==> run M: inputs <==
Design riscv_forwarding_pipeline, start of the top module:
module riscv_forwarding_pipeline #(parameter INITIAL_PC = 32'h00400000)
(clk, rst, instruction, dReadData, PC, iMemRead, dAddress, dWriteData, MemRead, MemWrite);
==> flow/config.mk <==
export PLATFORM = sky130hd
export DESIGN_NAME = riscv_forwarding_pipeline
export DESIGN_NICKNAME = riscv_forwarding_pipeline
export VERILOG_FILES = /design/flow/design.v
export SDC_FILE = /design/flow/constraint.sdc
export NUM_CORES = 4
export LEC_CHECK = 0
export CAP_MARGIN = 20
export CORE_MARGIN = 2
export CORE_UTILIZATION = 40
export SETUP_SLACK_MARGIN = -0.53
export SLEW_MARGIN = 20
==> flow/constraint.sdc <==
create_clock -name core_clock -period 6.2 [get_ports {clk}]
set_input_delay 1.2400 -clock core_clock [delete_from_list [all_inputs] [get_ports {clk}]]
set_output_delay 1.2400 -clock core_clock [all_outputs]
set_load 0.01 [all_outputs]
run.sh (not shown) runs the stock make flow with config.mk's settings and CLKGATE_MAP_FILE=.
==> run K: changes against run M <==
--- a/flow/config.mk
+++ b/flow/config.mk
@@ -8,5 +8,6 @@
 export CAP_MARGIN = 20
 export CORE_MARGIN = 2
-export CORE_UTILIZATION = 40
-export SETUP_SLACK_MARGIN = -0.53
+export CORE_UTILIZATION = 72
+export CTS_CLUSTER_SIZE = 36
+export PLACE_DENSITY = 0.64
 export SLEW_MARGIN = 20
==> flow/constraint.sdc (replaced) <==
create_clock -name core_clock -period 4.21 [get_ports {clk}]
set_input_delay 0.8420 -clock core_clock [delete_from_list [all_inputs] [get_ports {clk}]]
set_output_delay 0.8420 -clock core_clock [all_outputs]
set_load 0.01 [all_outputs]
==> qor summary <==
metric	run K	run M
Share of power burned in combinational logic	19.5%	15.3%
Area used by multi-input combinational logic	28900 um2	27900 um2
Hold slack final	0.438 ns	0.438 ns
Fraction of cell area in non-clock buffers	8.91%	4.89%
Post-layout period usage of the worst path	123%	94.0%
Depth of the worst register-to-register path	31	20
Sw Share	28.0%	27.3%
Average detailed-routed wire length per instance	34.1 um	29.5 um
N_taps	1254	2204
Result of the run	finished with violations	no timing/DRC/antenna violations
Layout check failures	setup timing	-
Via count of the first global-routing pass	55.1k	47.4k
Fraction of met2 tracks used by global routing	75.2%	42.8%
Clk power	12.2 mW	8.88 mW
Internal power	24.6 mW	16.6 mW
Power per unit of standard cell area	425 nW/um2	293 nW/um2
Plain + repair buffers	810	408
Met2 wire len	107 mm	109 mm
Crit path max-delay cell type	or4_1	dfxtp_1
Last weighted congestion value of the routability-driven placer	0.992	0.946
Total clock buffers created by CTS	137	148
Length of routed met3 wiring	42.4 mm	21.4 mm

========
==> trial 12: inputs <==
Starting RTL as in the previous note.
clock: 6.2 ns
lec_check: 0
cap_margin: 20
core_margin: 2
core_utilization: 72
slew_margin: 20
==> inputs of build 26, as changes to trial 12 <==
Settings changed: ABC_AREA set to 1, CORE_ASPECT_RATIO set to 1.65, CORE_MARGIN 2 to 3, CORE_UTILIZATION 72 to 28, CTS_CLUSTER_DIAMETER set to 207, GPL_ROUTABILITY_DRIVEN set to 0, GPL_TIMING_DRIVEN set to 1, HOLD_SLACK_MARGIN set to 0.28, MIN_ROUTING_LAYER set to met1.
==> flow/constraint.sdc (replaced) <==
create_clock -name core_clock -period 3.62 [get_ports {clk}]
set_input_delay 0.7240 -clock core_clock [delete_from_list [all_inputs] [get_ports {clk}]]
set_output_delay 0.7240 -clock core_clock [all_outputs]
set_load 0.01 [all_outputs]
==> notes <==
Build 26 finished with setup timing left. Trial 12 completed without violations. Non-clock buffer count: build 26 is higher than trial 12 (650). Of trial 12 and build 26, trial 12 has the higher first-iteration DRC count (gap 5.0%, measured against build 26). In trial 12 the sequential power is lower than in build 26, by 41%. Between build 26 and trial 12, the lower via count is in trial 12 (gap about 32%, measured against trial 12). Between build 26 and trial 12, the lower count of clock-buffer cells in the layout is in build 26 (gap 47). Against trial 12, the global-route usage of build 26 is lower by 24 points. Between trial 12 and build 26, the lower sequential share of layout area is in build 26 (gap 7.5 points).
Power is estimated from default activity; no workload was simulated.
